==> flow/design.v <==
module alu_top (
    input clk,
    input [15:0] a,
    input [15:0] b,
    input [5:0] alufn,
    input fail,
    output reg z,
    output reg v,
    output reg n,
    output reg [15:0] out
  );
  reg [15:0] a_q;
  reg [15:0] b_q;
  reg [5:0] alufn_q;
  reg fail_q;
  wire alu_z;
  wire alu_v;
  wire alu_n;
  wire [15:0] alu_out;
  alu_13 alu (
    .a(a_q),
    .b(b_q),
    .alufn(alufn_q),
    .fail(fail_q),
    .z(alu_z),
    .v(alu_v),
    .n(alu_n),
    .out(alu_out)
  );
  always @(posedge clk) begin
    a_q <= a;
    b_q <= b;
    alufn_q <= alufn;
    fail_q <= fail;
    z <= alu_z;
    v <= alu_v;
    n <= alu_n;
    out <= alu_out;
  end
endmodule

module adder16_15 (
    input [5:0] alufn,
    input [15:0] a,
    input [15:0] b,
    output reg z,
    output reg v,
    output reg n,
    output reg [15:0] addOUT
  );
  reg [15:0] out;
  always @* begin
    out = $signed(a) + $signed(b ^ {5'h10{alufn[0+0-:1]}}) + alufn[0+0-:1];
    addOUT = out;
    z = (~|out);
    v = (a[15+0-:1] & (b[15+0-:1] ^ alufn[0+0-:1]) & ~out[15+0-:1]) | (~a[15+0-:1] & ~(b[15+0-:1] ^ alufn[0+0-:1]) & out[15+0-:1]);
    n = out[15+0-:1];
  end
endmodule
module bool16_16 (
    input [5:0] alufn,
    input [15:0] a,
    input [15:0] b,
    output reg [15:0] boolOUT
  );
  always @* begin
    case (alufn[0+3-:4])
      4'h6: begin
        boolOUT = a ^ b;
      end
      4'h8: begin
        boolOUT = a & b;
      end
      4'ha: begin
        boolOUT = a;
      end
      4'he: begin
        boolOUT = a | b;
      end
      default: begin
        boolOUT = 1'h0;
      end
    endcase
  end
endmodule
module shift16_17 (
    input [5:0] alufn,
    input [15:0] a,
    input [15:0] b,
    output reg [15:0] shiftOUT
  );
  always @* begin
    case (alufn[0+1-:2])
      2'h0: begin
        shiftOUT = a << b;
      end
      2'h1: begin
        shiftOUT = a >> b;
      end
      2'h3: begin
        shiftOUT = $signed(a) >>> $signed(b);
      end
      default: begin
        shiftOUT = a;
      end
    endcase
  end
endmodule
module cmp16_18 (
    input [5:0] alufn,
    input z,
    input v,
    input n,
    output reg [15:0] compOUT
  );
  always @* begin
    case (alufn[1+1-:2])
      2'h1: begin
        compOUT = {15'h0000, z};
      end
      2'h2: begin
        compOUT = {15'h0000, v ^ n};
      end
      2'h3: begin
        compOUT = {15'h0000, z | (v ^ n)};
      end
      default: begin
        compOUT = 1'h0;
      end
    endcase
  end
endmodule
module muldiv16_19 (
    input [5:0] alufn,
    input [15:0] a,
    input [15:0] b,
    output reg z,
    output reg v,
    output reg n,
    output reg [15:0] muldivOUT
  );
  reg [31:0] out;
  always @* begin
    case (alufn[1+1-:2])
      2'h1: begin
        out = $signed(a) * $signed(b);
        z = (~|(out[0+15-:16]));
        if (a != 1'h0 && $signed(out[0+15-:16]) / $signed(a) != $signed(b)) begin
          v = 1'h1;
        end else begin
          v = 1'h0;
        end
        n = a[15+0-:1] ^ b[15+0-:1];
      end
      2'h2: begin
        if (b == 1'h0) begin
          out = 1'h0;
          z = 1'h0;
          v = 1'h0;
          n = 1'h0;
        end else begin
          out = $signed(a) / $signed(b);
          z = (~|(out[0+15-:16]));
          n = a[15+0-:1] ^ b[15+0-:1];
          v = 1'h0;
        end
      end
      2'h3: begin
        if (b == 1'h0) begin
          out = 1'h0;
          z = 1'h0;
          v = 1'h0;
          n = 1'h0;
        end else begin
          out = a - (a / b * b);
          z = (~|(out[0+15-:16]));
          n = out[15+0-:1];
          v = 1'h0;
        end
      end
      default: begin
        out = 1'h0;
        z = 1'h0;
        v = 1'h0;
        n = 1'h0;
      end
    endcase
    muldivOUT = out[0+15-:16];
  end
endmodule
module alu_13 (
    input [15:0] a,
    input [15:0] b,
    input [5:0] alufn,
    input fail,
    output reg z,
    output reg v,
    output reg n,
    output reg [15:0] out
  );
  wire [1-1:0] M_adder16_z;
  wire [1-1:0] M_adder16_v;
  wire [1-1:0] M_adder16_n;
  wire [16-1:0] M_adder16_addOUT;
  reg [6-1:0] M_adder16_alufn;
  reg [16-1:0] M_adder16_a;
  reg [16-1:0] M_adder16_b;
  adder16_15 adder16 (
    .alufn(M_adder16_alufn),
    .a(M_adder16_a),
    .b(M_adder16_b),
    .z(M_adder16_z),
    .v(M_adder16_v),
    .n(M_adder16_n),
    .addOUT(M_adder16_addOUT)
  );
  wire [16-1:0] M_bool16_boolOUT;
  reg [6-1:0] M_bool16_alufn;
  reg [16-1:0] M_bool16_a;
  reg [16-1:0] M_bool16_b;
  bool16_16 bool16 (
    .alufn(M_bool16_alufn),
    .a(M_bool16_a),
    .b(M_bool16_b),
    .boolOUT(M_bool16_boolOUT)
  );
  wire [16-1:0] M_shift16_shiftOUT;
  reg [6-1:0] M_shift16_alufn;
  reg [16-1:0] M_shift16_a;
  reg [16-1:0] M_shift16_b;
  shift16_17 shift16 (
    .alufn(M_shift16_alufn),
    .a(M_shift16_a),
    .b(M_shift16_b),
    .shiftOUT(M_shift16_shiftOUT)
  );
  wire [16-1:0] M_cmp16_compOUT;
  reg [6-1:0] M_cmp16_alufn;
  reg [1-1:0] M_cmp16_z;
  reg [1-1:0] M_cmp16_v;
  reg [1-1:0] M_cmp16_n;
  cmp16_18 cmp16 (
    .alufn(M_cmp16_alufn),
    .z(M_cmp16_z),
    .v(M_cmp16_v),
    .n(M_cmp16_n),
    .compOUT(M_cmp16_compOUT)
  );
  wire [1-1:0] M_muldiv16_z;
  wire [1-1:0] M_muldiv16_v;
  wire [1-1:0] M_muldiv16_n;
  wire [16-1:0] M_muldiv16_muldivOUT;
  reg [6-1:0] M_muldiv16_alufn;
  reg [16-1:0] M_muldiv16_a;
  reg [16-1:0] M_muldiv16_b;
  muldiv16_19 muldiv16 (
    .alufn(M_muldiv16_alufn),
    .a(M_muldiv16_a),
    .b(M_muldiv16_b),
    .z(M_muldiv16_z),
    .v(M_muldiv16_v),
    .n(M_muldiv16_n),
    .muldivOUT(M_muldiv16_muldivOUT)
  );
  reg [15:0] outT;
  always @* begin
    M_adder16_alufn = alufn;
    M_adder16_a = a;
    M_adder16_b = b;
    z = M_adder16_z;
    v = M_adder16_v;
    n = M_adder16_n;
    M_bool16_alufn = alufn;
    M_bool16_a = a;
    M_bool16_b = b;
    M_shift16_alufn = alufn;
    M_shift16_a = a;
    M_shift16_b = b;
    M_cmp16_alufn = alufn;
    M_cmp16_z = M_adder16_z;
    M_cmp16_v = M_adder16_v;
    M_cmp16_n = M_adder16_n;
    M_muldiv16_alufn = alufn;
    M_muldiv16_a = a;
    M_muldiv16_b = b;
    case (alufn[4+1-:2])
      2'h0: begin
        if (alufn[1+1-:2] == 2'h0) begin
          outT = M_adder16_addOUT;
        end else begin
          outT = M_muldiv16_muldivOUT;
          z = M_muldiv16_z;
          v = M_muldiv16_v;
          n = M_muldiv16_n;
        end
      end
      2'h1: begin
        outT = M_bool16_boolOUT;
      end
      2'h2: begin
        outT = M_shift16_shiftOUT;
      end
      2'h3: begin
        outT = M_cmp16_compOUT;
      end
    endcase
    out = outT ^ fail;
  end
endmodule
make LEC_CHECK=0 CAP_MARGIN=20 CORE_MARGIN=2 CORE_UTILIZATION=50 SLEW_MARGIN=20 TNS_END_PERCENT=100 finish   # period 65.3 ns
run.sh (not shown) runs the stock make flow with config.mk's settings and CLKGATE_MAP_FILE=.
The starting point ran to the end with violations: negative setup slack.
Edit:
CORE_UTILIZATION = 40   (was 50)
TNS_END_PERCENT = unset   (was 100)
clock period = 80.0 ns   (was 65.3 ns; I/O delays follow)
Effect:
- This time the run produced a clean layout
- first-iteration DRC count is lower by 18%
- cell area is lower by 29%
- cell count is lower by 19%
- area after synthesis stays the same
- sequential share of layout area is higher by 0.69 points
- routed wire length is lower by 16%
- core utilization is lower by 35 points
Edit:
ABC_AREA = 1   (was unset)
CORE_ASPECT_RATIO = 1.91   (was unset)
CORE_UTILIZATION = 65   (was 40)
GPL_TIMING_DRIVEN = 0   (was unset)
HOLD_SLACK_MARGIN = 0.03   (was unset)
With this change the flow ended with an error in global routing, error GRT-0116.
Synthesized area decreases by 3.1%.
Die area decreases by 40%.
Synthesized cell count increases by 11%.
Edit:
ABC_AREA = unset   (was 1)
CORE_ASPECT_RATIO = unset   (was 1.91)
CORE_UTILIZATION = 40   (was 65)
CTS_CLUSTER_SIZE = 77   (was unset)
GPL_TIMING_DRIVEN = unset   (was 0)
HOLD_SLACK_MARGIN = unset   (was 0.03)
SETUP_SLACK_MARGIN = 5.0   (was unset)
With this change the flow produced a layout that fails on max-capacitance violations, max-slew violations.
Synthesized area grows by a few percent.
Synthesized cell count shrinks by roughly a tenth.
Die area grows by well over a third.
